[flow/design.v]
`timescale 1ns / 1ps
module Adder8(
    input   [7:0] a,b,
    input         ci,
    output  [7:0] s,
    output        co
    );
        wire    [7:0] C;
        wire    [7:0] G;
        wire    [7:0] P;
        assign  G = a & b;
        assign  P = a ^ b;
        genvar j1;
        genvar j2;
        generate
            for(j1 = 0; j1 < 8; j1 = j1 + 1) begin: BLOCK1
                wire [j1 : 0] mid;                 
                for(j2 = j1; j2 > 0; j2 = j2 - 1) begin: BLOCK2
                    assign mid[j2] = ( & P[j1 : j2] ) && G[j2-1];
                end
                assign mid[0] = ( & P[j1 : 0] ) && ci;
                assign C[j1] = ( | mid ) || G[j1];
            end
        endgenerate
        assign  s[0] = P[0] ^ ci;
        genvar  i;
        generate
            for(i = 0; i < 7; i = i + 1) begin: BLOCK3
                assign  s[i+1] = P[i+1] ^ C[i];
            end
        endgenerate
        assign  co   = C[7];
endmodule
`timescale 1ns / 1ps
module Adder32(
    input   [31:0] a,b,
    input         ci,
    output  [31:0] s,
    output        co
    );
    wire c_mid1;
    wire c_mid2;
    wire c_mid3;
    Adder8 add1(
        .a      (a[7:0]),
        .b      (b[7:0]),
        .ci     (ci),
        .s      (s[7:0]),
        .co     (c_mid1)
    );
    Adder8 add2(
        .a      (a[15:8]),
        .b      (b[15:8]),
        .ci     (c_mid1),
        .s      (s[15:8]),
        .co     (c_mid2)
    );
    Adder8 add3(
        .a      (a[23:16]),
        .b      (b[23:16]),
        .ci     (c_mid2),
        .s      (s[23:16]),
        .co     (c_mid3)
    );
    Adder8 add4(
        .a      (a[31:24]),
        .b      (b[31:24]),
        .ci     (c_mid3),
        .s      (s[31:24]),
        .co     (co)
    );
endmodule
`timescale 1ns / 1ps
module Suber(
    input   [31:0] a,b,
    output  [31:0] s
    );
    wire [31:0] s_mid;
    Adder32 add(
        .a      (a),
        .b      (~b),
        .ci     (1'b1),
        .s      (s),
        .co     ()
    );
endmodule
`timescale 1ns / 1ps
module Comparer(
    input [31:0]        a,
    input [31:0]        b,
    output [2:0]        ur,
    output [2:0]        sr
    );
    wire [31:0]         s;
    wire               co;
    reg         ug;
    reg         ul;
    reg         sg;
    reg         sl;
    Adder32  adder(
        .a             (a),
        .b             (~b),
        .ci            (1'b1),
        .s             (s),
        .co            (co)
    );
    always @(*) begin
        if(!s) begin
            {ug,ul,sg,sl}=4'b0000;
        end
        else begin
            if(co)
                {ug,ul}=2'b10;
            else
                {ug,ul}=2'b01;
            case({a[31],b[31]})
            2'b00:         {sg,sl}={ug,ul};
            2'b01:         {sg,sl}=2'b10;
            2'b10:         {sg,sl}=2'b01;
            2'b11:         {sg,sl}={ug,ul};
            endcase
        end
    end
    assign ur={ul,~(ul|ug),ug};
    assign sr={sl,~(sl|sg),sg};
endmodule
`timescale 1ns / 1ps
module Shifter(
    input [31:0]  a,
    input [4:0]  b,
    input         extn,
    output reg [31:0] lshift_s,
    output reg [31:0] rshift_s
    );
    reg [31:0] l_mid;
    reg [31:0] r_mid;
    always @(*) begin
        case (b[2:0])
            3'd0: begin
                l_mid=a;
                r_mid=a;
            end
            3'd1: begin
                l_mid={a[30:0],1'b0};
                r_mid={extn,a[31:1]};
            end
            3'd2: begin
                l_mid={a[29:0],{2{1'b0}}};
                r_mid={{2{extn}},a[31:2]};
            end
            3'd3: begin
                l_mid={a[28:0],{3{1'b0}}};
                r_mid={{3{extn}},a[31:3]};
            end
            3'd4: begin
                l_mid={a[27:0],{4{1'b0}}};
                r_mid={{4{extn}},a[31:4]};
            end
            3'd5: begin
                l_mid={a[26:0],{5{1'b0}}};
                r_mid={{5{extn}},a[31:5]};
            end
            3'd6: begin
                l_mid={a[25:0],{6{1'b0}}};
                r_mid={{6{extn}},a[31:6]};
            end
            3'd7: begin
                l_mid={a[24:0],{7{1'b0}}};
                r_mid={{7{extn}},a[31:7]};
            end
        endcase
        case (b[4:3])
            3'd0: begin
                lshift_s=l_mid;
                rshift_s=r_mid;
            end
            3'd1: begin
                lshift_s={l_mid[23:0],{8{1'b0}}};
                rshift_s={{8{extn}},r_mid[31:8]};
            end
            3'd2: begin
                lshift_s={l_mid[15:0],{16{1'b0}}};
                rshift_s={{16{extn}},r_mid[31:16]};
            end
            3'd3: begin
                lshift_s={l_mid[7:0],{24{1'b0}}};
                rshift_s={{24{extn}},r_mid[31:24]};
            end
        endcase
    end
endmodule
`timescale 1ns / 1ps
module ALU(
    input clk,
    input   [31:0]      a0      ,
    input   [31:0]      b0      ,
    input   [31:0]      imm     ,
    input   [31:0]      pc      ,
    input               ALUSrc1 ,    
    input   [1:0]       ALUSrc2 ,    
    input   [1:0]       afwd    ,
    input   [1:0]       bfwd    ,
    input   [31:0]      y       ,
    input   [31:0]      md      ,
    input   [2:0]       ALUOP   ,
    input               sp_sign ,
    input               uors    ,
    output reg [31:0]   result  ,
    output     [2:0]    zero    
    );
    reg [31:0] md_n;
    always @(posedge clk) begin
        md_n<=md;
    end
    parameter ADD      = 3'b000;
    parameter SUB      = 3'b000;
    parameter SLL      = 3'b001;
    parameter SLT      = 3'b010;
    parameter SLTU     = 3'b011;
    parameter XOR      = 3'b100;
    parameter SRL      = 3'b101;
    parameter OR       = 3'b110;
    parameter AND      = 3'b111;
    reg extn;
    reg [31:0] b;
    reg [31:0] a;
    reg [31:0] b00;
    reg [31:0] a00;
    wire [31:0] add_s;
    wire [31:0] sub_s;           
    wire [2:0]  sr;
    wire [2:0]  ur; 
    wire [31:0] lshift_s;
    wire [31:0] rshift_s;
    Adder32 add(
        .a      (a),
        .b      (b),
        .ci     (1'b0),
        .s      (add_s),
        .co     ()
    );
    Suber sub(
        .a      (a),
        .b      (b),
        .s      (sub_s)
    );
    Comparer comparer(
        .a      (a),
        .b      (b),
        .ur     (ur),
        .sr     (sr)
    );
    Shifter Shifter(
        .a      (a),
        .b      (b[4:0]),
        .extn   (extn),
        .lshift_s(lshift_s),
        .rshift_s(rshift_s)
    );
    assign zero=uors?ur:sr;
    always @(*) begin
        case (afwd)
            2'b00: a00=a0;
            2'b01: a00=y;
            2'b10: a00=md;
            2'b11: a00=md_n;
        endcase
        case (bfwd)
            2'b00: b00=b0;
            2'b01: b00=y;
            2'b10: b00=md;
            2'b11: b00=md_n;
        endcase
        case (ALUSrc1)
            1'b0: b=b00;
            1'b1: b=imm;
        endcase
        case (ALUSrc2)
            2'b0: a=a00;
            2'b1: a=pc;
            2'b10:a=32'b0; 
            default: a=a00;
        endcase
        extn=1'b0;
        case (ALUOP)
            ADD : begin
                if(sp_sign) result=sub_s;
                else result=add_s;
            end
            SLL :   result=lshift_s;
            SLT :   result=sr[2];
            SLTU:   result=ur[2];
            XOR :   result=a^b;
            SRL :   begin
                if(sp_sign) begin
                    extn=a[31];
                    result=rshift_s;
                end
                else begin
                    extn=1'b0;
                    result=rshift_s;
                end
            end
            OR  :   result=a|b;
            AND :   result=a&b;
            default: result=0;
        endcase
    end
endmodule
`timescale 1ns / 1ps
module EXTer(
    input  [31:0]       originword,
    input  [2:0]        mode,
    output reg [31:0]   extword
    );
    always @(*) begin
        case (mode)
            3'b000: extword=originword;
            3'b001: begin
                extword={{24{originword[7]}},originword[7:0]};
            end
            3'b010: extword={{24{1'b0}},originword[7:0]};
            3'b011: begin
                extword={{16{originword[15]}},originword[15:0]};
            end
            3'b100: extword={{16{1'b0}},originword[15:0]};
            default: extword=originword;
        endcase
    end
endmodule
`timescale 1ns / 1ps
module ImmGen(
    input [31:0]        inst,
    input [2:0]         mode,
    input clk,
    output reg [31:0]   imm 
    );
    wire a;
    assign a=inst[31];
    always @(*) begin
        case (mode)
            3'b0:   imm=32'b0;
            3'b1:   begin                                                                
                imm={{20{inst[31]}},inst[31:20]} ;     
            end 
            3'b10:  imm={{27{1'b0}},inst[24:20]};                                         
            3'b11:  imm={inst[31:12],{12{1'b0}}};                                         
            3'b100: begin                                                                
                imm={{11{inst[31]}},inst[31],inst[19:12],inst[20],inst[30:21],1'b0};
            end 
            3'b101: begin                                                                
                imm={{19{inst[31]}},inst[31],inst[7],inst[30:25],inst[11:8],1'b0};   
            end 
            3'b110: begin                      
                imm={{20{inst[31]}},inst[31:25],inst[11:7]};  
            end
            default:imm=32'b0;
        endcase
    end
endmodule
`timescale 1ns / 1ps
module RegisterFile(
        input                clk,             
        input [4:0]          ra0,ra1,         
        input [4:0]          wa,              
        input [31:0]         wd,              
        input                we,              
        output  [31:0]    rd0,rd1          
    );
    reg [31:0] rf [0:31];                     
    assign    rd0=(ra0==5'd0)?32'd0:rf[ra0];
    assign    rd1=(ra1==5'd0)?32'd0:rf[ra1];
    always @(posedge clk) begin
        if(we && wa!=5'd0) rf[wa] <= wd;      
    end 
endmodule
`timescale 1ns / 1ps
module ForwardingUnit(
    input clk,
    input   [4:0]       rs1         ,
    input   [4:0]       rs2         ,
    input   [4:0]       rd_m        ,
    input   [4:0]       rd_w        ,
    input               RegWrite_m  ,
    input               RegWrite_w  ,
    output reg [1:0]    afwd        ,
    output reg [1:0]    bfwd        ,
    input               eflush      
    );
    reg RegWrite_n;
    reg [4:0] rd_n;
    always @(posedge clk ) begin
        RegWrite_n<=RegWrite_w;
        rd_n<=rd_w;
    end
    always @(*) begin
            if(rs1==rd_m && rs1!=5'd0 && RegWrite_m) begin
            afwd=2'b1;
            end
            else begin
            if(rs1==rd_w && rs1!=5'd0 && RegWrite_w ) begin
                afwd=2'b10;
            end
            else begin
                if(rs1==rd_n && rs1!=5'd0 && RegWrite_n )begin
                    afwd=2'b11;
                end
                else afwd=2'b0;
            end
            end
            if(rs2==rd_m && rs2!=5'd0 && RegWrite_m) begin
            bfwd=2'b1;
            end
            else begin
            if(rs2==rd_w && rs2!=5'd0 && RegWrite_w ) begin
                bfwd=2'b10;
            end
            else begin
                if(rs2==rd_n && rs2!=5'd0 && RegWrite_n )begin
                    bfwd=2'b11;
                end
                else bfwd=2'b0;                
            end   
            end
    end
endmodule
`timescale 1ns / 1ps
module HarzardUnit(
    input [4:0] rs1     ,
    input [4:0] rs2     ,
    input [4:0] rd      ,
    input       MemRead ,
    output reg  eflush  ,
    output reg  dstall  ,
    output reg  fstall  
    );
    always @(*) begin
        if(MemRead && (rs1==rd || rs2==rd)) begin    
            eflush=1;
            dstall=1;
            fstall=1;
        end
        else begin
            eflush=0;
            dstall=0;
            fstall=0;
        end
    end
endmodule
`timescale 1ns / 1ps
module PC_Controller(
    input [31:0]        imm     ,
    input [31:0]        pc_e    ,
    input [2:0]         zero    ,
    input [2:0]         branch  ,
    input [31:0]        y       ,
    input               clk     ,
    input               rstn    ,
    output reg [31:0]   pc      ,
    output reg [31:0]   npc     ,
    output reg          flush   ,
    input               fstall  ,
    input               stop    
    );
    wire [31:0] tpc;
    wire [31:0] npc1;
    wire [31:0] npc2_0;
    wire  [31:0] npc2;
    always @(*) begin
        if(zero&branch) begin
            npc=npc2;    
            flush=1;         
        end    
        else begin
            if(fstall) begin
                npc=tpc;
            end
            else begin
                npc=npc1;
            end
            flush=0;
        end 
    end
    assign tpc=pc;
    Adder32 add1(
        .a      (tpc),
        .b      (32'b100),
        .ci     (1'b0),
        .s      (npc1),
        .co     ()
    );
    Adder32 add2(
        .a      (pc_e),
        .b      (imm[31:0]),
        .ci     (1'b0),
        .s      (npc2),
        .co     ()
    );
    always @(posedge clk) begin
        if(!rstn) begin
            pc<=0;
        end
        else if(stop) begin
            pc<=pc;
        end
        else begin
            pc<=npc;
        end
    end
endmodule
`timescale 1ns / 1ps
module Controller(
    input               eflush  ,
    input               flush   ,
    input               funct7  ,
    output reg          sp_sign ,
    input [2:0]         funct3  ,
    input [6:0]         opcode  ,
    input               clk     ,
    input               rstn    ,
    output reg [2:0]    branch    ,
    output reg          MemRead   ,
    output reg          MemWrite_m  ,
    output reg          MemtoReg_m  ,
    output reg [2:0]    ALUOP     ,
    output reg          ALUSrc1   ,        
    output reg [1:0]    ALUSrc2   ,        
    output reg          uors      , 
    output reg          RegWrite_w  ,
    output reg          RegWrite_m  ,
    output reg [2:0]    extmode1_m  ,
    output reg [2:0]    extmode2  ,
    output reg [2:0]    extmode2_m  ,
    output reg [2:0]    mode        ,
    output reg          stop        
    );
    parameter ADDI_fml = 7'b0010011;
    parameter ADD_fml  = 7'b0110011;
    parameter LUI      = 7'b0110111;
    parameter AUIPC    = 7'b0010111;
    parameter BEQ_fml  = 7'b1100011;
    parameter LB_fml   = 7'b0000011;
    parameter SB_fml   = 7'b0100011;
    parameter ECALL = 7'b1110011;
    parameter ADDI     = 3'b000;
    parameter SLLI     = 3'b001;
    parameter SLTI     = 3'b010;
    parameter SLTIU    = 3'b011;
    parameter XORI     = 3'b100;
    parameter SRLI     = 3'b101;
    parameter SRAI     = 3'b101;
    parameter ORI      = 3'b110;
    parameter ANDI     = 3'b111;
    parameter ADD      = 3'b000;
    parameter SUB      = 3'b000;
    parameter SLL      = 3'b001;
    parameter SLT      = 3'b010;
    parameter SLTU     = 3'b011;
    parameter XOR      = 3'b100;
    parameter SRL      = 3'b101;
    parameter SRA      = 3'b101;
    parameter OR       = 3'b110;
    parameter AND      = 3'b111;
    parameter BEQ      = 3'b000;
    parameter BNE      = 3'b001;
    parameter BLT      = 3'b100;
    parameter BGE      = 3'b101;
    parameter BLTU     = 3'b110;
    parameter BGEU     = 3'b111;
    parameter LB       = 3'b000;
    parameter LH       = 3'b001;
    parameter LW       = 3'b010;
    parameter LBU      = 3'b100;
    parameter LHU      = 3'b101;
    parameter SB       = 3'b000;
    parameter SH       = 3'b001;
    parameter SW       = 3'b010;
    reg             MemWrite    ;
    reg             MemtoReg    ;
    reg             RegWrite    ;
    reg [2:0]       extmode1    ;
    reg             stop_n;    
    reg stop_state;
    reg nstop_state; 
    always @(posedge clk) begin
        if(!rstn) begin
            stop_state<=0;
        end
        else begin
            stop_state<=nstop_state;
        end
        case (stop_state)
            1'b0: stop<=0;
            1'b1: stop<=1;
        endcase
    end
    always @(*) begin
        case (stop_state)
            1'b0: begin
                if(stop_n) nstop_state=1;
                else nstop_state=0;
            end
            1'b1: nstop_state=1;
        endcase
    end
    always @(*) begin
        case (opcode)
            ADDI_fml:begin
               case (funct3)
                   ADDI : mode=3'b1;
                   SLLI : mode=3'b10;
                   SLTI : mode=3'b1;
                   SLTIU: mode=3'b1;
                   XORI : mode=3'b1;
                   SRLI : mode=3'b10;
                   ORI  : mode=3'b1;
                   ANDI : mode=3'b1;
                   default: mode=3'b0;
               endcase
            end
            ADD_fml :mode=3'b0;
            LUI     :mode=3'b11;
            AUIPC   :mode=3'b11;
            BEQ_fml :mode=3'b101;
            LB_fml  :mode=3'b1;
            SB_fml  :mode=3'b110;
            default :mode=3'b0;
        endcase
    end
    always @(posedge clk) begin
        if(!rstn) begin
            branch  <=0;
            MemRead <=0;
            MemWrite<=0;
            MemtoReg<=0;
            ALUOP   <=0;
            ALUSrc1 <=0;
            ALUSrc2 <=0;
            uors    <=0;
            RegWrite<=0;
            extmode1<=0;
            extmode2<=0;
            stop_n    <=0;
        end
        else if(eflush||flush) begin
            branch  <=0;
            MemRead <=0;
            MemWrite<=0;
            MemtoReg<=0;
            ALUOP   <=0;
            ALUSrc1 <=0;
            ALUSrc2 <=0;
            uors    <=0;
            RegWrite<=0;
            extmode1<=0;
            extmode2<=0;
            stop_n    <=0;
        end
        else begin
            case (opcode)
                ADDI_fml: begin
                    branch  <=0;
                    MemRead <=0;
                    MemWrite<=0;
                    MemtoReg<=0;
                    ALUOP   <=funct3;
                    ALUSrc1 <=1'b1;
                    ALUSrc2 <=2'b0;
                    uors    <=0;
                    RegWrite<=1;
                    extmode1<=0;
                    extmode2<=0;
                    stop_n    <=0;
                end 
                ADD_fml: begin
                    branch  <=0;
                    MemRead <=0;
                    MemWrite<=0;
                    MemtoReg<=0;
                    ALUOP   <=funct3;
                    ALUSrc1 <=1'b0;
                    ALUSrc2 <=2'b0;
                    uors    <=0;
                    RegWrite<=1;
                    extmode1<=0;
                    extmode2<=0;
                    stop_n    <=0;
                end
                LUI: begin
                    branch  <=0;
                    MemRead <=0;
                    MemWrite<=0;
                    MemtoReg<=0;
                    ALUOP   <=3'b0;
                    ALUSrc1 <=1'b1;
                    ALUSrc2 <=2'b10;
                    uors    <=0;
                    RegWrite<=1;
                    extmode1<=0;
                    extmode2<=0;
                    stop_n    <=0;
                end
                AUIPC: begin
                    branch  <=0;
                    MemRead <=0;
                    MemWrite<=0;
                    MemtoReg<=0;
                    ALUOP   <=3'b0;
                    ALUSrc1 <=1'b1;
                    ALUSrc2 <=2'b1;
                    uors    <=0;
                    RegWrite<=1;
                    extmode1<=0;
                    extmode2<=0;
                    stop_n    <=0;
                end
                BEQ_fml: begin
                    MemRead <=0;
                    MemWrite<=0;
                    MemtoReg<=0;
                    case (funct3)
                        BEQ :    begin
                            ALUOP<=3'b010;
                            branch<=3'b010;
                            uors<=0;
                        end 
                        BNE :    begin
                            ALUOP<=3'b010;
                            branch<=3'b101;
                            uors<=0;
                        end 
                        BLT :    begin
                            ALUOP<=3'b010;
                            branch<=3'b100;
                            uors<=0;
                        end 
                        BGE :    begin
                            ALUOP<=3'b010;
                            branch<=3'b011;
                            uors<=0;
                        end 
                        BLTU:    begin
                            ALUOP<=3'b011;
                            branch<=3'b100;
                            uors<=1;
                        end 
                        BGEU:    begin
                            ALUOP<=3'b011;
                            branch<=3'b011;
                            uors<=1;
                        end 
                        default: begin
                            ALUOP<=3'b000;
                            branch<=3'b000;
                            uors<=0;
                        end 
                    endcase
                    ALUSrc1 <=1'b0;
                    ALUSrc2 <=2'b0;
                    RegWrite<=0;
                    extmode1<=0;
                    extmode2<=0;
                    stop_n    <=0;
                end
                LB_fml: begin
                    branch  <=0;
                    MemRead <=1;
                    MemWrite<=0;
                    MemtoReg<=1;
                    ALUOP   <=3'b000;
                    ALUSrc1 <=1'b1;
                    ALUSrc2 <=2'b0;
                    uors    <=0;
                    RegWrite<=1;
                    extmode2<=0;
                    case (funct3)
                        LB :        extmode1<=3'b001;
                        LH :        extmode1<=3'b011;
                        LW :        extmode1<=3'b0;
                        LBU:        extmode1<=3'b010;
                        LHU:        extmode1<=3'b100;
                        default:    extmode1<=3'b0;
                    endcase
                    stop_n    <=0;
                end
                SB_fml: begin
                    branch  <=0;
                    MemRead <=0;
                    MemWrite<=1;
                    MemtoReg<=0;
                    ALUOP   <=3'b000;
                    ALUSrc1 <=1'b1;
                    ALUSrc2 <=2'b0;
                    uors    <=0;
                    RegWrite<=0;
                    extmode1<=0;
                    case (funct3)
                        SB: extmode2<=3'b010;
                        SH: extmode2<=3'b100;
                        default: extmode2<=3'b000;
                    endcase
                    stop_n    <=0;
                end
                ECALL: begin
                    branch  <=0;
                    MemRead <=0;
                    MemWrite<=0;
                    MemtoReg<=0;
                    ALUOP   <=0;
                    ALUSrc1 <=0;
                    ALUSrc2 <=0;
                    uors    <=0;
                    RegWrite<=0;
                    extmode1<=0;
                    extmode2<=0;
                    stop_n    <=1;
                end
                default: begin           
                    branch  <=0;
                    MemRead <=0;
                    MemWrite<=0;
                    MemtoReg<=0;
                    ALUOP   <=0;
                    ALUSrc1 <=0;
                    ALUSrc2 <=0;
                    uors    <=0;
                    RegWrite<=0;
                    extmode1<=0;
                    extmode2<=0;
                    stop_n    <=0;
                end
            endcase
        end
    end
    always @(posedge clk) begin
        if(!rstn) begin
            MemWrite_m  <= 0   ;
            MemtoReg_m  <= 0   ;
            RegWrite_m  <= 0   ;
            RegWrite_w  <= 0   ;
            extmode1_m  <= 0   ;
            extmode2_m  <= 0   ;
            sp_sign     <= 0   ;    
        end
        else if(flush) begin     
            MemWrite_m  <= 0   ;
            MemtoReg_m  <= 0   ;
            RegWrite_m  <= 0   ;
            RegWrite_w  <= RegWrite_m   ;
            extmode1_m  <= 0   ;
            extmode2_m  <= 0   ;
            sp_sign     <= 0   ;    
        end
        else begin
            MemWrite_m  <= MemWrite   ;
            MemtoReg_m  <= MemtoReg   ;
            RegWrite_m  <= RegWrite   ;
            RegWrite_w  <= RegWrite_m   ;
            extmode1_m  <= extmode1   ;
            extmode2_m  <= extmode2   ;
            sp_sign     <= funct7 && (opcode==ADD_fml || (opcode==ADDI_fml && funct3==SRLI));            
        end
    end
endmodule
`timescale 1ns / 1ps
module CPU(
    input               clk         ,
    input               rstn        ,
    input               rf_dcp_rd   ,
    input [4:0]         rf_addr     ,
    output reg [31:0]   rf_out      ,
    output [7:0]        imem_addr   ,
    input [31:0]        imem_rdata  ,
    output [7:0]        dmem_addr   ,
    output [31:0]       dmem_wdata  ,
    output              dmem_we     ,
    input [31:0]        dmem_rdata  ,
    output              stop
    );
    reg [31:0]   md          ;
    reg [31:0]   y           ;
    wire [31:0]  pc          ;
    wire [31:0]  npc         ;
    reg [31:0]   imm         ;
    reg [31:0]   ir          ;
    reg [31:0]   a           ;
    reg [31:0]   b           ;
    wire [2:0]   branch      ;
    wire         MemRead     ;
    wire         MemWrite    ;
    wire         MemtoReg    ;
    wire [2:0]   ALUOP       ;
    wire         ALUSrc1     ;
    wire [1:0]   ALUSrc2     ;
    wire         RegWrite    ;
    wire [2:0]   zero        ;
    wire [2:0]   mode        ;
    wire         uors        ;
    wire [2:0]   extmode1    ;
    wire [2:0]   extmode2    ;
    wire [2:0]   extmode2_m  ;
    wire         sp_sign     ;
    wire [31:0]  md_ext      ;
    wire  eflush;
    wire  dstall;
    wire  fstall;
    wire  flush;
    wire [31:0]         a0;
    wire [31:0]         b0;
    wire [31:0]         imm_0;
    reg [31:0]          b_m;
    reg [31:0]           b_m_0;
    reg [31:0] md_n;
    reg [4:0]          rs1;
    reg [4:0]          rs2;
    reg [4:0]          rd;
    reg [4:0]          rd_m;
    reg [4:0]          rd_w;
    reg [31:0]          pc_d;
    reg [31:0]          pc_e;
    wire [4:0]  ra      ;
    wire [4:0]  wa      ;
    wire        rf_we   ;
    wire [31:0] rf_wd   ;
    wire [31:0] wdto_rf ;
    wire [7:0]  dm_a    ;
    wire [31:0] dm_d    ;
    wire        dm_we   ;
    wire [31:0] md_wd   ;
    wire [31:0] inst;
    wire [31:0] result;
    wire [31:0] md_read;
    wire  RegWrite_m;
    wire [1:0] afwd;
    wire [1:0] bfwd;
    always @(posedge clk) begin
        if(!rstn) begin
            ir<=0;
            y<=0;
            md<=0;
            imm<=0;
            b_m<=0;
            rs1<=0;
            rs2<=0;
            rd <=0;
            rd_m<=0;
            rd_w<=0;
            pc_d<=0;
            pc_e<=0;
            md_n<=0;
        end
        else if(flush) begin     
            ir<=0;
            y<=0;
            if(MemtoReg) md<=md_ext;
            else md<=y;
            md_n<=md;
            imm<=0;
            b_m<=0;  
            rs1<=0;
            rs2<=0;
            rd <=0;
            rd_m<=0;
            rd_w<=rd_m;
            pc_d<=0;
            pc_e<=0;   
        end
        else if(eflush) begin    
            ir<=ir;
            y<=result;
            if(MemtoReg) md<=md_ext;
            else md<=y;
            md_n<=md;
            imm<=0;
            b_m<=b_m_0;
            rs1<=0;
            rs2<=0;
            rd <=0;
            rd_m<=rd;
            rd_w<=rd_m;
            pc_d<=pc_d;
            pc_e<=0;    
        end
        else begin
            ir<=inst;
            y<=result;
            if(MemtoReg) md<=md_ext;
            else md<=y;
            md_n<=md;
            imm<=imm_0;
            rs1<=ir[19:15];
            rs2<=ir[24:20];
            rd<=ir[11:7];
            b_m<=b_m_0;
            rd_m<=rd;
            rd_w<=rd_m;
            pc_d<=pc;
            pc_e<=pc_d;     
        end
    end
    always @(*) begin
        case (bfwd)
            2'b00: b_m_0=b;
            2'b01: b_m_0=y;
            2'b10: b_m_0=md;
            2'b11: b_m_0=md_n;
        endcase        
    end
PC_Controller pc_controller(
    .imm     (imm    ),
    .pc_e    (pc_e   ),
    .y       (y      ),
    .zero    (zero   ),
    .branch  (branch ),
    .clk     (clk    ),
    .rstn    (rstn   ),
    .pc      (pc     ),
    .npc     (npc    ),
    .fstall  (fstall ),
    .flush   (flush  ),
    .stop    (stop   )
);
ALU alu(
    .a0     (a      ),
    .b0     (b      ),
    .imm    (imm    ),
    .pc     (pc_e   ),
    .ALUSrc1(ALUSrc1),
    .ALUSrc2(ALUSrc2),
    .afwd   (afwd    ), 
    .bfwd   (bfwd    ), 
    .y      (y       ), 
    .md     (md      ), 
    .uors   (uors   ),
    .sp_sign(sp_sign),
    .ALUOP  (ALUOP  ),
    .result (result ),
    .zero   (zero   ),
    .clk    (clk)
);
Controller controller(
    .eflush     (eflush   ),
    .flush      (flush    ),
    .funct7     (ir[30]   ),
    .sp_sign    (sp_sign  ),
    .funct3     (ir[14:12]),
    .opcode     (ir[6:0]  ),
    .clk        (clk      ),
    .rstn       (rstn     ),
    .branch   (branch   ),
    .MemRead    (MemRead  ),
    .MemWrite_m (MemWrite ),
    .MemtoReg_m (MemtoReg ),
    .ALUOP    (ALUOP    ),
    .ALUSrc1  (ALUSrc1  ),
    .ALUSrc2  (ALUSrc2  ),
    .uors     (uors     ),
    .RegWrite_w (RegWrite ),
    .RegWrite_m (RegWrite_m),
    .extmode1_m (extmode1 ),
    .extmode2 (extmode2 ),
    .extmode2_m (extmode2_m),
    .mode       (mode     ),
    .stop       (stop)
);
ImmGen immgen(
    .clk        (clk),
    .inst       (ir),
    .mode       (mode),
    .imm        (imm_0 )
);
    assign inst=imem_rdata;
    assign md_read=dmem_rdata;
    assign imem_addr=pc[9:2];
    assign dmem_addr=dm_a;
    assign dmem_wdata=dm_d;
    assign dmem_we=dm_we;
    assign dm_d=md_wd;
    assign dm_a=y[9:2];
    assign dm_we=MemWrite;
RegisterFile rf(
    .clk           (clk),
    .ra0           (ra),
    .ra1           (ir[24:20]),
    .rd0           (a0),
    .rd1           (b0),
    .wa            (wa),
    .wd            (wdto_rf),
    .we            (rf_we)
);
    always @(posedge clk) begin
        if(!rstn) begin
            a<=0;
            b<=0;
        end
        else if(eflush || flush) begin
            a<=0;
            b<=0;
        end
        else begin
            a<=a0;
            b<=b0;
        end
    end
    assign ra=rf_dcp_rd?rf_addr:ir[19:15];
    always @(posedge clk) rf_out<=a0;
    assign wa=rd_w;
    assign wdto_rf=rf_wd;
    assign rf_we=RegWrite;
EXTer exter1(
    .originword (md_read),
    .mode       (extmode1),
    .extword    (md_ext)
);
    assign rf_wd=md;
EXTer exter2(
    .originword (b_m),
    .mode       (extmode2_m),
    .extword    (md_wd)
);
ForwardingUnit forwardunit(
    .rs1         (rs1         ),
    .rs2         (rs2         ),
    .rd_m        (rd_m        ),
    .rd_w        (rd_w        ),
    .RegWrite_m  (RegWrite_m  ),
    .RegWrite_w  (RegWrite    ),
    .afwd        (afwd        ),
    .bfwd        (bfwd        ),
    .eflush      (eflush      ),
    .clk    (clk)
);
HarzardUnit harzardunit(
    .rs1     (ir[19:15]),
    .rs2     (ir[24:20]),
    .rd      (rd      ),
    .MemRead (MemRead ),
    .eflush  (eflush  ),
    .dstall  (dstall  ),
    .fstall  (fstall  )
);
endmodule
[flow/run.sh]
#!/bin/bash
# the make line also repeats each setting of config.mk as NAME=value (left out here)
make -C /OpenROAD-flow-scripts/flow DESIGN_CONFIG=/design/flow/config.mk WORK_HOME=/design/flow/orfs CLKGATE_MAP_FILE= finish
[flow/constraint.sdc]
create_clock -name core_clock -period 6.22 [get_ports {clk}]
set_input_delay 1.2440 -clock core_clock [delete_from_list [all_inputs] [get_ports {clk}]]
set_output_delay 1.2440 -clock core_clock [all_outputs]
set_load 0.01 [all_outputs]
[flow/config.mk]
export PLATFORM = sky130hd
export DESIGN_NAME = CPU
export DESIGN_NICKNAME = CPU
export VERILOG_FILES = /design/flow/design.v
export SDC_FILE = /design/flow/constraint.sdc
export NUM_CORES = 4
export LEC_CHECK = 0
export CAP_MARGIN = 20
export CORE_MARGIN = 2
export CORE_UTILIZATION = 52
export SLEW_MARGIN = 20
==> results.py, run 1 <==
# Metrics from the implementation run
metrics = {
    "status": {
        "status": "finished with violations",
        "failed_checks": "setup timing",
    },
    "synth": {
        "area_leaders": "edfxtp_1, dfxtp_1, mux4_2, nand2_1, nand3_1",
        "synth.distinct_cells": 112,
        "ys_sh_xor": 0.0113,
        "muxShareOfSynthArea": 0.103,
        "ys_seq_frac": 0.519,
        "synthArstFlopShare": 0,
        "ys_chip_area_sq_mm": 0.0778,
        "aoi_share": 0.129,
        "ys_ff": 1504,
        "netlist_top_cells_count": "nand2_1, edfxtp_1, nand3_1, clkbuf_1, dfxtp_1",
        "logic_family": "simple AND/OR/NAND/NOR gates",
        "syn_avg_cell_area_sq_um": 10.7,
        "ys_sh_adder": 0.0244,
        "top_cell_area_share": 0.395,
        "edf_count": 1024,
        "ys.flop_type": "edfxtp_1",
        "yosys_cells": 7300,
        "yosysMostFrequentCell": "nand2_1",
        "synthCells": 7300,
        "yosys_warnings": 11,
        "largest_area_cell": "edfxtp_1",
        "ys_sh_simple": 0.174,
        "syn_area_sq_mm": 0.0778,
    },
    "drt": {
        "via_per_inst": 6.84,
        "wl_met2_mm": 145,
        "routed.top_layer": "met5",
        "drt_iter0_drc": 10300,
        "dr.pass1.iters": 7,
        "post-route-drc-count": 0,
        "wirelength_mm": 332,
        "num_vias": 67700,
        "post_drt_wl_per_cell_um": 33.5,
        "wl_met1_mm": 122,
        "wl_met3_mm": 39.2,
        "ant_nets": 0,
    },
    "die": {
        "die_h_um": 391,
        "die_w_um": 391,
        "initCoreUtil": 0.525,
        "rows": 141,
        "coreArea_sq_mm": 0.148,
        "dieArea_sq_mm": 0.153,
        "pin_count": 154,
    },
    "power": {
        "vdd_drop_max_mv": 0.308,
        "power_density_mw_per_mm2": 282,
        "pg_comb_mw": 5.40,
        "seq_power_share": 0.428,
        "clock_power_mw": 9.65,
        "power.group.top": "sequential cells",
        "total_power_mw": 26.3,
        "power_switching_mw": 7.92,
        "p_leak_nw": 33.8,
        "power.share.switching": 0.301,
        "p_int_mw": 18.4,
        "powerSeq_mw": 11.3,
        "clkPwrFrac": 0.367,
        "combPwrFrac": 0.205,
    },
    "setup_path": {
        "cp_max_fo": 17,
        "crit_family": "simple AND/OR/NAND/NOR gates",
        "startpoint": "rs2[4]",
        "critical_path_buf_inv_count": 12,
        "slowest_stage": "o31ai_1",
        "rrSetupSlack_ns": -1.49,
        "crit_path_max_incr_delay_ns": 0.59,
        "worstPathArrival_ns": 8.42,
        "crit-reg2reg-capture": "imm[15]",
        "crit_path_end_kind": "flip-flop",
        "rr_worst_depth": 37,
        "required_ns": 6.92,
        "r2r-start": "rs2[4]",
        "crit_end": "imm[15]",
        "start_kind": "flip-flop",
        "critPathKind": "reg2reg",
        "crit_cells": 37,
    },
    "clocking": {
        "hold_buffers": 0,
        "cts_tree": "done",
        "clk_pin_slew_ns": 0.06,
        "cts_max_level": 4,
        "cts-root-buf": "clkbuf_16",
        "clock_latency_ns": 0.82,
        "clock-sinks": 1504,
        "clk_path_buf_depth": 3,
        "cts_made_buffers": 160,
    },
    "global_route": {
        "grt_max_degree": 107,
        "grt_pass1_vias": 64500,
        "antenna_found_initial": 27,
        "track_usage": 0.429,
        "grt_overflow": 0,
        "grt_pass1_wl_mm": 468,
    },
    "job": {
        "openroad.warnings": 100,
        "max_cap_viol_count": 0,
    },
    "hold_path": {
        "hold_end": "controller.stop",
        "hold_depth": 0,
        "hold_path_class": "reg2reg",
        "worstHoldStart": "controller.stop_state",
    },
    "timing": {
        "rsz0062_at_grt": "true",
        "whs_ns": 0.352,
        "setup_viol": 338,
        "finalCritPeriodShare": 1.24,
        "finalHoldViolations": 0,
        "fin_crit_ns": 7.71,
        "setup_ws_ns": -1.49,
        "max_freq_mhz": 130,
        "skew_ns": 0.0567,
        "maxSlewHeadroom": 0.171,
        "slew_violations": 0,
        "worst_pin_slew_ns": 1.24,
    },
    "cells_and_area": {
        "nets": 8035,
        "syn_to_final_growth_pct": 19.7,
    },
    "placed_design": {
        "io_buffers": 153,
        "finalWeightedCongestion": 1.08,
        "hpwlAfterDp_mm": 223,
    },
}
-- layout make-up --
cell class,instances,area (sq um)
Fill cell,11900,55000
Sequential cell,1504,40400
Multi-Input combinational cell,5056,36000
Timing Repair Buffer,955,8510
Clock buffer,205,4340
Tap cell,1930,2410
Clock inverter,87,971
Inverter,141,529
Antenna cell,17,42.5
-- per-stage QoR --
step                       util  setup WS (ns)  area, sq um  setup TNS (ns)  instances
after floorplan               -         -0.734        78800         -198.70       7331
after global placement    0.584          -1.94        86600         -613.00       9542
after detailed placement  0.585          -2.20        86600         -680.10       9545
after CTS                 0.628          -1.35        93000         -408.29       9875
after global routing      0.629          -1.85        93100         -568.86       9878
final                     0.629          -1.49        93200         -451.31       9895
-- timing repair --
item / CTS / global route
gates cloned: 6 / 0
setup endpoints to repair: 338 / 338
pin swaps: 23 / 13
gates resized: 137 / 19
setup buffers: 32 / 3
-- per-layer routing --
metal / GRT usage / vias to the layer above
met4: 0.282 / 11
met1: 0.566 / 33200
li1: - / 28300
met2: 0.637 / 5112
met5: 0 / -
met3: 0.0961 / 1072
==> run 2, diff against run 1 <==
CAP_MARGIN = 15   (was 20)
CORE_UTILIZATION = 66   (was 52)
SETUP_SLACK_MARGIN = -0.41   (was default)
clock period = 6.87 ns   (was 6.22 ns; I/O delays follow)
==> run 2 against run 1 <==
  * The flow now stops in global routing
  * Die area down 21%
  * Synthesized cell count unchanged
  * Synthesized area unchanged
==> results.py, run 2 <==
# Physical implementation metrics
metrics = {
    "synth": {
        "ys_ff": 1504,
        "aoi_share": 0.129,
        "ys_seq_frac": 0.519,
        "largest_area_cell": "edfxtp_1",
        "top_cell_area_share": 0.395,
        "synthCells": 7300,
        "ys_chip_area_sq_mm": 0.0778,
        "ys_sh_xor": 0.0113,
        "yosys_cells": 7300,
        "ys_sh_adder": 0.0244,
        "synthArstFlopShare": 0,
        "synth.distinct_cells": 112,
        "yosysMostFrequentCell": "nand2_1",
        "logic_family": "simple AND/OR/NAND/NOR gates",
        "syn_avg_cell_area_sq_um": 10.7,
        "edf_count": 1024,
        "ys.flop_type": "edfxtp_1",
        "syn_area_sq_mm": 0.0778,
        "muxShareOfSynthArea": 0.103,
        "yosys_warnings": 11,
        "ys_sh_simple": 0.174,
        "netlist_top_cells_count": "nand2_1, edfxtp_1, nand3_1, clkbuf_1, dfxtp_1",
        "area_leaders": "edfxtp_1, dfxtp_1, mux4_2, nand2_1, nand3_1",
    },
    "die": {
        "initCoreUtil": 0.668,
        "pin_count": 154,
        "rows": 125,
        "coreArea_sq_mm": 0.117,
        "die_h_um": 347,
        "dieArea_sq_mm": 0.121,
        "die_w_um": 347,
    },
    "clocking": {
        "cts_max_level": 4,
        "clk_path_buf_depth": 3,
        "hold_buffers": 0,
        "cts-root-buf": "clkbuf_16",
        "cts_made_buffers": 151,
        "clock-sinks": 1504,
    },
    "global_route": {
        "grt_overflow": 247,
        "track_usage": 0.866,
    },
    "status": {
        "status": "did not finish",
        "lastStage": "global routing",
        "error_line": "[ERROR GRT-0232] Routing congestion too high. Check the congestion heatmap in the GUI.",
    },
    "placed_design": {
        "pre_cts_slack_ns": -1.05,
        "hpwlAfterDp_mm": 232,
        "finalWeightedCongestion": 1.12,
        "io_buffers": 153,
    },
}
run 2: repair_timing:
action	in CTS
pin swaps	53
gates resized	156
setup endpoints to repair	338
buffers inserted	29
cloned	11
run 2: per-layer routing:
| metal | overflow | track usage |
|---|---|---|
| met5 | 4 | 0.623 |
| met4 | 80 | 0.848 |
| met3 | 31 | 0.783 |
| met2 | 102 | 0.951 |
| met1 | 30 | 0.877 |
run 2: per-stage QoR:
stage               utilization  power [mW]  TNS [ns]  area, sq um  std cells
floorplan                     -        12.6    -81.07        78000       7331
global placement          0.725        14.8   -258.66        84500       9008
detailed placement        0.725        14.9   -308.70        84500       9008
CTS                       0.778        23.5   -196.60        90700       9320
==> run 3, diff against run 2 <==
CAP_MARGIN = 20   (was 15)
CORE_UTILIZATION = 67   (was 66)
CTS_CLUSTER_DIAMETER = 27   (was default)
CTS_CLUSTER_SIZE = 14   (was default)
MAX_ROUTING_LAYER = met4   (was default)
SETUP_SLACK_MARGIN = 1.82   (was -0.41)
TNS_END_PERCENT = 5   (was default)
==> run 3 against run 2 <==
  * The run again fails in global routing
  * Synthesized cell count unchanged
  * Die area decreased by 1.5%
  * Synthesized area unchanged
==> results.py, run 3 <==
# Physical implementation metrics
metrics = {
    "synth": {
        "ys_ff": 1504,
        "ys.flop_type": "edfxtp_1",
        "syn_avg_cell_area_sq_um": 10.7,
        "muxShareOfSynthArea": 0.103,
        "logic_family": "simple AND/OR/NAND/NOR gates",
        "synthCells": 7300,
        "ys_sh_xor": 0.0113,
        "area_leaders": "edfxtp_1, dfxtp_1, mux4_2, nand2_1, nand3_1",
        "ys_sh_adder": 0.0244,
        "edf_count": 1024,
        "ys_seq_frac": 0.519,
        "synth.distinct_cells": 112,
        "syn_area_sq_mm": 0.0778,
        "netlist_top_cells_count": "nand2_1, edfxtp_1, nand3_1, clkbuf_1, dfxtp_1",
        "yosys_warnings": 11,
        "largest_area_cell": "edfxtp_1",
        "yosys_cells": 7300,
        "top_cell_area_share": 0.395,
        "synthArstFlopShare": 0,
        "ys_sh_simple": 0.174,
        "aoi_share": 0.129,
        "ys_chip_area_sq_mm": 0.0778,
        "yosysMostFrequentCell": "nand2_1",
    },
    "global_route": {
        "grt_overflow": 137,
        "track_usage": 0.853,
    },
    "placed_design": {
        "dpl_cell_area_sq_mm": 0.0839,
        "hpwlAfterDp_mm": 219,
        "io_buffers": 153,
        "dp_cells": 8921,
        "finalWeightedCongestion": 1.13,
    },
    "die": {
        "pin_count": 154,
        "coreArea_sq_mm": 0.116,
        "die_w_um": 345,
        "dieArea_sq_mm": 0.119,
        "rows": 125,
        "die_h_um": 345,
        "initCoreUtil": 0.673,
    },
    "status": {
        "status": "did not finish",
        "error_line": "[ERROR GRT-0116] Global routing finished with congestion. Check the congestion regions in the DRC Viewer.",
        "lastStage": "global routing",
    },
    "clocking": {
        "clock-sinks": 1504,
        "clk_path_buf_depth": 4,
        "cts_made_buffers": 335,
        "hold_buffers": 0,
        "cts-root-buf": "clkbuf_16",
        "cts_max_level": 5,
    },
}
## run 3: metal layers
layer | GRT overflow | track usage
met1 | 17 | 0.853
met3 | 18 | 0.750
met5 | - | -
met2 | 57 | 0.945
met4 | 45 | 0.824
## run 3: repair_timing
action                                  CTS
gates cloned                              6
gates resized                           152
buffers inserted                         24
pin swaps                                49
endpoints found under the setup margin  338
## run 3: stage by stage
step,total power [mW],TNS (ns),util,setup WS [ns]
2_1_floorplan,12.6,-0.106,-,-0.0836
3_3_place_gp,14.7,-80.28,0.725,-0.548
3_5_place_dp,14.8,-132.01,0.725,-0.705
4_1_cts,31.3,-52.78,0.830,-0.321
==> run 4, diff against run 3 <==
CAP_MARGIN = 10   (was 20)
CELL_PAD_IN_SITES_DETAIL_PLACEMENT = 1   (was default)
CORE_ASPECT_RATIO = 1.04   (was default)
CORE_UTILIZATION = 28   (was 67)
CTS_CLUSTER_DIAMETER = 398   (was 27)
CTS_CLUSTER_SIZE = 73   (was 14)
GPL_TIMING_DRIVEN = 1   (was default)
MAX_ROUTING_LAYER = default   (was met4)
PLACE_DENSITY = 0.93   (was default)
SETUP_SLACK_MARGIN = 2.15   (was 1.82)
SLEW_MARGIN = 30   (was 20)
TNS_END_PERCENT = default   (was 5)
clock period = 7.55 ns   (was 6.87 ns; I/O delays follow)
==> run 4 against run 3 <==
  * The run again fails in global routing
  * Synthesized area unchanged
  * Die area increased by 140%
  * Synthesized cell count unchanged
==> results.py, run 4 <==
# Physical implementation metrics
metrics = {
    "synth": {
        "area_leaders": "edfxtp_1, dfxtp_1, mux4_2, nand2_1, nand3_1",
        "ys_seq_frac": 0.519,
        "logic_family": "simple AND/OR/NAND/NOR gates",
        "ys_ff": 1504,
        "synthArstFlopShare": 0,
        "top_cell_area_share": 0.395,
        "ys_sh_simple": 0.174,
        "ys_chip_area_sq_mm": 0.0778,
        "yosysMostFrequentCell": "nand2_1",
        "ys_sh_xor": 0.0113,
        "yosys_warnings": 11,
        "edf_count": 1024,
        "ys_sh_adder": 0.0244,
        "netlist_top_cells_count": "nand2_1, edfxtp_1, nand3_1, clkbuf_1, dfxtp_1",
        "largest_area_cell": "edfxtp_1",
        "aoi_share": 0.129,
        "syn_avg_cell_area_sq_um": 10.7,
        "synthCells": 7300,
        "muxShareOfSynthArea": 0.103,
        "synth.distinct_cells": 112,
        "yosys_cells": 7300,
        "ys.flop_type": "edfxtp_1",
        "syn_area_sq_mm": 0.0778,
    },
    "placed_design": {
        "hpwlAfterDp_mm": 265,
        "finalWeightedCongestion": 1.07,
        "io_buffers": 153,
        "dpl_cell_area_sq_mm": 0.0852,
        "pre_cts_slack_ns": -0.587,
        "dp_cells": 10800,
    },
    "die": {
        "die_w_um": 521,
        "coreArea_sq_mm": 0.277,
        "rows": 197,
        "pin_count": 154,
        "dieArea_sq_mm": 0.282,
        "initCoreUtil": 0.281,
        "die_h_um": 542,
    },
    "clocking": {
        "cts-root-buf": "clkbuf_16",
        "cts_made_buffers": 24,
        "clock-sinks": 1504,
        "clk_path_buf_depth": 3,
        "cts_max_level": 1,
    },
    "status": {
        "lastStage": "global routing",
        "status": "did not finish",
        "error_line": "[ERROR GRT-0232] Routing congestion too high. Check the congestion heatmap in the GUI.",
    },
    "global_route": {
        "grt_overflow": 95,
        "track_usage": 0.433,
    },
}
-- run 4: layer usage --
metal  track usage  overflow
met5         0.320         1
met4         0.396        47
met3         0.401         6
met2         0.518        39
met1         0.405         2
-- run 4: what timing repair did --
| item | in CTS |
|---|---|
| buffers inserted | 60 |
| hold buffers | 0 |
| gates resized | 278 |
| cloned | 29 |
| setup endpoints to repair | 344 |
| pin swaps | 40 |
==> run 5, diff against run 4 <==
ABC_AREA = 0   (was default)
CAP_MARGIN = 20   (was 10)
CELL_PAD_IN_SITES_DETAIL_PLACEMENT = default   (was 1)
CELL_PAD_IN_SITES_GLOBAL_PLACEMENT = 1   (was default)
CORE_ASPECT_RATIO = 1.51   (was 1.04)
CORE_MARGIN = 8   (was 2)
CORE_UTILIZATION = 21   (was 28)
CTS_CLUSTER_DIAMETER = 266   (was 398)
CTS_CLUSTER_SIZE = default   (was 73)
GPL_ROUTABILITY_DRIVEN = 1   (was default)
GPL_TIMING_DRIVEN = default   (was 1)
MAX_ROUTING_LAYER = met5   (was default)
MIN_ROUTING_LAYER = met1   (was default)
PLACE_DENSITY = 0.45   (was 0.93)
SETUP_SLACK_MARGIN = 0.2   (was 2.15)
SLEW_MARGIN = 35   (was 30)
TNS_END_PERCENT = 20   (was default)
clock period = 6.1 ns   (was 7.55 ns; I/O delays follow)
==> run 5 against run 4 <==
  * The layout now fails its checks (setup timing)
  * Synthesized cell count unchanged
  * Synthesized area did not move
  * Die area increased by 38%
==> results.py, run 5 <==
# Metrics from the implementation run
metrics = {
    "cells_and_area": {
        "nets": 8230,
        "fin_area_sq_mm": 0.0997,
        "fillers": 38600,
        "register_area_sq_mm": 0.0404,
        "finalNonFillerCells": 13000,
        "syn_to_final_growth_pct": 28.1,
        "comb_area_sq_mm": 0.0361,
        "utilization": 0.270,
    },
    "synth": {
        "ys.flop_type": "edfxtp_1",
        "yosys_cells": 7300,
        "aoi_share": 0.129,
        "ys_ff": 1504,
        "ys_chip_area_sq_mm": 0.0778,
        "netlist_top_cells_count": "nand2_1, edfxtp_1, nand3_1, clkbuf_1, dfxtp_1",
        "yosysMostFrequentCell": "nand2_1",
        "logic_family": "simple AND/OR/NAND/NOR gates",
        "syn_avg_cell_area_sq_um": 10.7,
        "ys_seq_frac": 0.519,
        "synthArstFlopShare": 0,
        "yosys_warnings": 11,
        "synth.distinct_cells": 112,
        "ys_sh_simple": 0.174,
        "muxShareOfSynthArea": 0.103,
        "ys_sh_adder": 0.0244,
        "area_leaders": "edfxtp_1, dfxtp_1, mux4_2, nand2_1, nand3_1",
        "largest_area_cell": "edfxtp_1",
        "top_cell_area_share": 0.395,
        "syn_area_sq_mm": 0.0778,
        "ys_sh_xor": 0.0113,
        "synthCells": 7300,
        "edf_count": 1024,
    },
    "timing": {
        "setup_viol": 338,
        "maxSlewHeadroom": 0.306,
        "slew_violations": 0,
        "finalHoldViolations": 0,
        "rsz0062_at_grt": "true",
        "worst_pin_slew_ns": 1.01,
        "setup_ws_ns": -1.57,
        "finalCritPeriodShare": 1.26,
        "fin_crit_ns": 7.67,
        "max_freq_mhz": 130,
        "skew_ns": 0.0606,
    },
    "clocking": {
        "clock-sinks": 1504,
        "hold_buffers": 0,
        "cts-root-buf": "clkbuf_16",
        "cts_max_level": 4,
        "clk_pin_slew_ns": 0.06,
        "cts_made_buffers": 179,
        "clk_path_buf_depth": 4,
        "clock_latency_ns": 0.87,
        "cts_tree": "done",
    },
    "die": {
        "initCoreUtil": 0.211,
        "dieArea_sq_mm": 0.391,
        "pin_count": 154,
        "die_w_um": 511,
        "die_h_um": 764,
        "coreArea_sq_mm": 0.369,
        "rows": 274,
    },
    "power": {
        "power.share.switching": 0.311,
        "power_density_mw_per_mm2": 287,
        "power_switching_mw": 8.89,
        "clkPwrFrac": 0.380,
        "power.group.top": "sequential cells",
        "vdd_drop_max_mv": 0.220,
        "p_leak_nw": 35.3,
        "clock_power_mw": 10.9,
        "powerSeq_mw": 11.5,
        "combPwrFrac": 0.218,
        "pg_comb_mw": 6.24,
        "p_int_mw": 19.7,
        "total_power_mw": 28.6,
        "seq_power_share": 0.402,
    },
    "global_route": {
        "grt_pass1_wl_mm": 581,
        "grt_pass1_vias": 65600,
        "grt_max_degree": 89,
        "antenna_found_initial": 58,
        "track_usage": 0.212,
        "grt_overflow": 0,
    },
    "hold_path": {
        "hold_depth": 0,
        "worstHoldStart": "controller.stop_state",
        "hold_path_class": "reg2reg",
        "hold_end": "controller.stop",
    },
    "setup_path": {
        "worstPathArrival_ns": 8.43,
        "rrSetupSlack_ns": -1.57,
        "crit_path_end_kind": "flip-flop",
        "rr_worst_depth": 36,
        "cp_max_fo": 12,
        "slowest_stage": "o31ai_1",
        "startpoint": "rs2[4]",
        "r2r-start": "rs2[4]",
        "critPathKind": "reg2reg",
        "crit_family": "simple AND/OR/NAND/NOR gates",
        "crit-reg2reg-capture": "imm[20]",
        "crit_cells": 36,
        "required_ns": 6.86,
        "crit_path_max_incr_delay_ns": 0.65,
        "critical_path_buf_inv_count": 10,
        "crit_end": "imm[20]",
        "start_kind": "flip-flop",
    },
    "placed_design": {
        "dp_cells": 12600,
        "hpwlAfterDp_mm": 304,
        "pre_cts_slack_ns": -2.15,
        "io_buffers": 153,
        "finalWeightedCongestion": 1.07,
        "dpl_cell_area_sq_mm": 0.0920,
    },
    "drt": {
        "wirelength_mm": 434,
        "post_drt_wl_per_cell_um": 33.4,
        "post-route-drc-count": 0,
        "drt_iter0_drc": 6463,
        "via_per_inst": 5.12,
        "ant_nets": 0,
        "num_vias": 66600,
        "dr.pass1.iters": 8,
    },
    "job": {
        "max_cap_viol_count": 0,
        "openroad.warnings": 96,
    },
    "status": {
        "failed_checks": "setup timing",
        "status": "finished with violations",
    },
}
## run 5: final cells by class
type / instances / share of cell area
clock inverter: 79 / 0.00772
clock buffer: 236 / 0.0499
tap: 4830 / 0.0606
timing repair buffer: 1131 / 0.108
multi-input combinational: 5056 / 0.362
inverter: 141 / 0.00531
antenna: 22 / 0.000552
sequential: 1504 / 0.405
## run 5: per-stage QoR
step           hold WS (ns)  TNS (ns)
4_1_cts               0.354   -491.56
2_1_floorplan         0.330   -232.10
3_3_place_gp          0.338   -714.97
5_1_grt               0.367   -585.20
3_5_place_dp          0.340   -674.50
6_report              0.353   -502.08
## run 5: timing repair
action | 4_1_cts | 5_1_grt
resized | 149 | 97
setup buffers | 20 | 16
cloned | 10 | 8
setup endpoints to repair | 338 | 338
pin swaps | 44 | 31
## run 5: per-layer routing
metal	global-route usage	share of wire	vias to the layer above
met3	0.0270	0.051	906
li1	-	-	28800
met1	0.238	0.37	34000
met4	0.148	0.090	6
met5	0	0.00011	-
met2	0.372	0.49	2876
==> run 6, diff against run 5 <==
ABC_AREA = default   (was 0)
CELL_PAD_IN_SITES_GLOBAL_PLACEMENT = default   (was 1)
CORE_ASPECT_RATIO = default   (was 1.51)
CORE_MARGIN = 2   (was 8)
CORE_UTILIZATION = 66   (was 21)
CTS_CLUSTER_DIAMETER = 360   (was 266)
CTS_CLUSTER_SIZE = 17   (was default)
GPL_ROUTABILITY_DRIVEN = default   (was 1)
MAX_ROUTING_LAYER = met4   (was met5)
MIN_ROUTING_LAYER = default   (was met1)
PLACE_DENSITY = default   (was 0.45)
SETUP_SLACK_MARGIN = default   (was 0.2)
SLEW_MARGIN = 20   (was 35)
clock period = 6.3 ns   (was 6.1 ns; I/O delays follow)
==> run 6 against run 5 <==
  * The run now fails in global routing
  * Die area decreased by 69%
  * Synthesized area did not move
  * Synthesized cell count stayed put
==> results.py, run 6 <==
# Physical implementation metrics
metrics = {
    "synth": {
        "ys_sh_simple": 0.174,
        "ys.flop_type": "edfxtp_1",
        "yosysMostFrequentCell": "nand2_1",
        "yosys_warnings": 11,
        "ys_sh_adder": 0.0244,
        "syn_area_sq_mm": 0.0778,
        "ys_sh_xor": 0.0113,
        "synth.distinct_cells": 112,
        "logic_family": "simple AND/OR/NAND/NOR gates",
        "netlist_top_cells_count": "nand2_1, edfxtp_1, nand3_1, clkbuf_1, dfxtp_1",
        "top_cell_area_share": 0.395,
        "muxShareOfSynthArea": 0.103,
        "synthCells": 7300,
        "synthArstFlopShare": 0,
        "aoi_share": 0.129,
        "yosys_cells": 7300,
        "area_leaders": "edfxtp_1, dfxtp_1, mux4_2, nand2_1, nand3_1",
        "edf_count": 1024,
        "ys_seq_frac": 0.519,
        "ys_chip_area_sq_mm": 0.0778,
        "syn_avg_cell_area_sq_um": 10.7,
        "largest_area_cell": "edfxtp_1",
        "ys_ff": 1504,
    },
    "status": {
        "error_line": "[ERROR GRT-0232] Routing congestion too high. Check the congestion heatmap in the GUI.",
        "status": "did not finish",
        "lastStage": "global routing",
    },
    "clocking": {
        "clock-sinks": 1504,
        "hold_buffers": 0,
        "cts-root-buf": "clkbuf_16",
        "cts_max_level": 3,
        "clk_path_buf_depth": 3,
        "cts_made_buffers": 98,
    },
    "die": {
        "coreArea_sq_mm": 0.117,
        "initCoreUtil": 0.668,
        "die_h_um": 347,
        "pin_count": 154,
        "die_w_um": 347,
        "dieArea_sq_mm": 0.121,
        "rows": 125,
    },
    "placed_design": {
        "io_buffers": 153,
        "finalWeightedCongestion": 1.16,
        "hpwlAfterDp_mm": 233,
    },
    "global_route": {
        "grt_overflow": 163,
        "track_usage": 0.795,
    },
}
## run 6: repair_timing
action                                 in CTS
pin swaps                                  16
endpoints found under the hold margin       0
buffers inserted                           17
gates resized                              78
setup endpoints to repair                 338
gates cloned                                7
## run 6: routing by layer
layer / overflow / GRT usage
met1: 18 / 0.791
met2: 70 / 0.910
met3: 16 / 0.668
met4: 59 / 0.764
met5: - / -
## run 6: through the flow
step	instance area, sq um	setup WS, ns	hold slack [ns]	util	instances
2_1_floorplan	78300	-0.654	0.330	-	7331
3_3_place_gp	84900	-1.44	0.340	0.728	9025
3_5_place_dp	84900	-1.56	0.351	0.728	9025
4_1_cts	88400	-1.17	0.362	0.759	9208
==> run 7, diff against run 6 <==
CORE_UTILIZATION = 61   (was 66)
CTS_CLUSTER_DIAMETER = 28   (was 360)
CTS_CLUSTER_SIZE = 44   (was 17)
MAX_ROUTING_LAYER = default   (was met4)
SETUP_SLACK_MARGIN = 1.68   (was default)
TNS_END_PERCENT = default   (was 20)
clock period = 7.05 ns   (was 6.3 ns; I/O delays follow)
==> run 7 against run 6 <==
  * Die area up 8.1%
  * The run again fails in global routing
  * Synthesized cell count unchanged
  * Synthesized area stayed put
==> results.py, run 7 <==
# Physical implementation metrics
metrics = {
    "status": {
        "status": "did not finish",
        "lastStage": "global routing",
        "error_line": "[ERROR GRT-0232] Routing congestion too high. Check the congestion heatmap in the GUI.",
    },
    "synth": {
        "largest_area_cell": "edfxtp_1",
        "yosysMostFrequentCell": "nand2_1",
        "ys_chip_area_sq_mm": 0.0778,
        "ys_seq_frac": 0.519,
        "yosys_warnings": 11,
        "ys_ff": 1504,
        "muxShareOfSynthArea": 0.103,
        "synth.distinct_cells": 112,
        "ys_sh_simple": 0.174,
        "synthCells": 7300,
        "top_cell_area_share": 0.395,
        "synthArstFlopShare": 0,
        "syn_avg_cell_area_sq_um": 10.7,
        "ys_sh_xor": 0.0113,
        "ys.flop_type": "edfxtp_1",
        "ys_sh_adder": 0.0244,
        "netlist_top_cells_count": "nand2_1, edfxtp_1, nand3_1, clkbuf_1, dfxtp_1",
        "syn_area_sq_mm": 0.0778,
        "yosys_cells": 7300,
        "area_leaders": "edfxtp_1, dfxtp_1, mux4_2, nand2_1, nand3_1",
        "aoi_share": 0.129,
        "logic_family": "simple AND/OR/NAND/NOR gates",
        "edf_count": 1024,
    },
    "clocking": {
        "clock-sinks": 1504,
        "cts_made_buffers": 332,
        "cts_max_level": 5,
        "cts-root-buf": "clkbuf_16",
        "clk_path_buf_depth": 4,
        "hold_buffers": 0,
    },
    "global_route": {
        "grt_overflow": 135,
        "track_usage": 0.858,
    },
    "die": {
        "coreArea_sq_mm": 0.127,
        "rows": 131,
        "die_w_um": 361,
        "dieArea_sq_mm": 0.130,
        "pin_count": 154,
        "initCoreUtil": 0.613,
        "die_h_um": 361,
    },
    "placed_design": {
        "io_buffers": 153,
        "hpwlAfterDp_mm": 229,
        "finalWeightedCongestion": 1.09,
        "dp_cells": 9068,
        "pre_cts_slack_ns": -0.730,
    },
}
-- run 7: what timing repair did --
| action | CTS |
|---|---|
| pin swaps | 46 |
| endpoints found under the setup margin | 338 |
| cloned | 20 |
| resized | 244 |
| buffers inserted | 43 |
-- run 7: routing by layer --
layer / global-route usage / GRT overflow
met5: 0.607 / 2
met1: 0.853 / 8
met4: 0.847 / 51
met2: 0.953 / 55
met3: 0.779 / 19
-- run 7: metrics by stage --
step	instance area [sq um]	total power, mW	hold slack, ns	utilization	TNS [ns]
after floorplan	78800	12.3	0.330	-	0
after global placement	84600	14.4	0.341	0.666	-137.75
after detailed placement	84600	14.4	0.342	0.666	-195.71
after CTS	97600	30.2	0.362	0.768	-71.67
==> run 8, diff against run 7 <==
ABC_AREA = 1   (was default)
CORE_MARGIN = 5   (was 2)
CORE_UTILIZATION = 49   (was 61)
CTS_CLUSTER_DIAMETER = default   (was 28)
CTS_CLUSTER_SIZE = default   (was 44)
HOLD_SLACK_MARGIN = 0.13   (was default)
PLACE_DENSITY_LB_ADDON = 0.07   (was default)
SETUP_SLACK_MARGIN = -0.82   (was 1.68)
SLEW_MARGIN = 15   (was 20)
TNS_END_PERCENT = 40   (was default)
clock period = 15.8 ns   (was 7.05 ns; I/O delays follow)
==> run 8 against run 7 <==
  * The run now finishes clean
  * Die area increased by 29%
  * Synthesized cell count increased by 29%
  * Synthesized area increased by 0.84%
==> results.py, run 8 <==
# Metrics from the implementation run
metrics = {
    "synth": {
        "logic_family": "simple AND/OR/NAND/NOR gates",
        "aoi_share": 0.171,
        "ys_seq_frac": 0.514,
        "yosys_cells": 9447,
        "ys.flop_type": "edfxtp_1",
        "edf_count": 1024,
        "ys_chip_area_sq_mm": 0.0785,
        "ys_sh_xor": 0.00837,
        "syn_avg_cell_area_sq_um": 8.31,
        "synthArstFlopShare": 0,
        "muxShareOfSynthArea": 0,
        "ys_ff": 1504,
        "ys_sh_adder": 0.0242,
        "ys_sh_simple": 0.210,
        "yosys_warnings": 11,
        "synth.distinct_cells": 63,
        "largest_area_cell": "edfxtp_1",
        "netlist_top_cells_count": "nand2_1, edfxtp_1, nor2_1, o21ai_0, inv_1",
        "syn_area_sq_mm": 0.0785,
        "synthCells": 9447,
        "area_leaders": "edfxtp_1, dfxtp_1, nand2_1, o21ai_0, nand3_1",
        "top_cell_area_share": 0.392,
        "yosysMostFrequentCell": "nand2_1",
    },
    "setup_path": {
        "start_kind": "flip-flop",
        "required_ns": 16.48,
        "crit_end": "y[10]",
        "crit-reg2reg-capture": "y[10]",
        "critical_path_buf_inv_count": 9,
        "crit_path_end_kind": "flip-flop",
        "rr_worst_depth": 47,
        "rrSetupSlack_ns": 4.67,
        "crit_path_max_incr_delay_ns": 0.76,
        "startpoint": "rs1[2]",
        "r2r-start": "rs1[2]",
        "cpMostUsedCell": "nand2_1",
        "cp_max_fo": 58,
        "slowest_stage": "inv_1",
        "critPathKind": "reg2reg",
        "crit_family": "simple AND/OR/NAND/NOR gates",
        "crit_cells": 47,
        "worstPathArrival_ns": 11.81,
    },
    "timing": {
        "slew_violations": 0,
        "rsz0062_at_grt": "false",
        "worst_pin_slew_ns": 1.23,
        "finalSetupTns_ns": 0,
        "fin_crit_ns": 11.13,
        "maxSlewHeadroom": 0.179,
        "finalHoldViolations": 0,
        "setup_viol": 0,
        "max_freq_mhz": 89.8,
        "whs_ns": 0.382,
        "skew_ns": 0.0517,
        "setup_ws_ns": 4.67,
        "finalCritPeriodShare": 0.704,
    },
    "power": {
        "clkPwrFrac": 0.385,
        "powerSeq_mw": 4.45,
        "power.share.switching": 0.303,
        "p_int_mw": 7.12,
        "power.group.top": "sequential cells",
        "vdd_drop_max_mv": 0.113,
        "seq_power_share": 0.436,
        "power_switching_mw": 3.10,
        "clock_power_mw": 3.93,
        "p_leak_nw": 34.0,
        "combPwrFrac": 0.179,
        "pg_comb_mw": 1.83,
        "power_density_mw_per_mm2": 117,
    },
    "global_route": {
        "track_usage": 0.393,
        "grt_overflow": 0,
        "grt_pass1_wl_mm": 484,
        "grt_max_degree": 188,
        "antenna_found_initial": 12,
        "grt_pass1_vias": 68700,
    },
    "die": {
        "initCoreUtil": 0.494,
        "coreArea_sq_mm": 0.159,
        "dieArea_sq_mm": 0.168,
        "die_h_um": 410,
        "pin_count": 154,
        "rows": 146,
        "die_w_um": 410,
    },
    "cells_and_area": {
        "nets": 9547,
        "fillers": 14600,
        "utilization": 0.550,
        "finalNonFillerCells": 11500,
        "syn_to_final_growth_pct": 11.3,
    },
    "placed_design": {
        "hpwlAfterDp_mm": 221,
        "io_buffers": 153,
        "finalWeightedCongestion": 1.04,
        "dp_cells": 11200,
        "pre_cts_slack_ns": 5.20,
    },
    "hold_path": {
        "worstHoldStart": "controller.stop_state",
        "hold_path_class": "reg2reg",
        "hold_end": "controller.stop",
        "hold_depth": 0,
    },
    "drt": {
        "drt_iter0_drc": 11300,
        "ant_nets": 0,
        "post-route-drc-count": 0,
        "num_vias": 74000,
        "post_drt_wl_per_cell_um": 29.7,
        "via_per_inst": 6.41,
        "dr.pass1.iters": 7,
        "wirelength_mm": 342,
    },
    "clocking": {
        "clock_latency_ns": 0.82,
        "clk_path_buf_depth": 3,
        "cts_resized": 0,
        "cts_max_level": 4,
        "cts_tree": "done",
        "clk_pin_slew_ns": 0.07,
        "clock-sinks": 1504,
        "cts-root-buf": "clkbuf_16",
        "cts_made_buffers": 162,
        "postCtsSetupBuffers": 0,
        "hold_buffers": 0,
    },
    "job": {
        "openroad.warnings": 108,
        "max_cap_viol_count": 0,
    },
    "status": {
        "status": "finished clean",
    },
}
## run 8: cell type report
class	instances	area [sq um]	share of cell area
Tap cell	2072	2590	0.0297
Clock inverter	71	762	0.00872
Timing Repair Buffer	330	2930	0.0335
Antenna cell	6	15.0	0.000172
Clock buffer	229	4720	0.0541
Inverter	797	3030	0.0346
Multi-Input combinational cell	6535	32900	0.377
Sequential cell	1504	40400	0.462
## run 8: metal layers
metal  global-route usage  up-vias  wire [um]
li1                     -    32300          -
met2                0.570     5060     143000
met3               0.0924     1060      41600
met1                0.541    35500     134000
met5                    0        -         33
met4                0.222        6      23300
## run 8: through the flow
step	total power, mW	cell area (sq um)
final	10.2	87400
after global routing	10.5	87400
after CTS	10.2	87300
after detailed placement	6.28	81900
after global placement	6.28	81800
after floorplan	5.50	78600
Power is estimated from default activity; no workload was simulated.
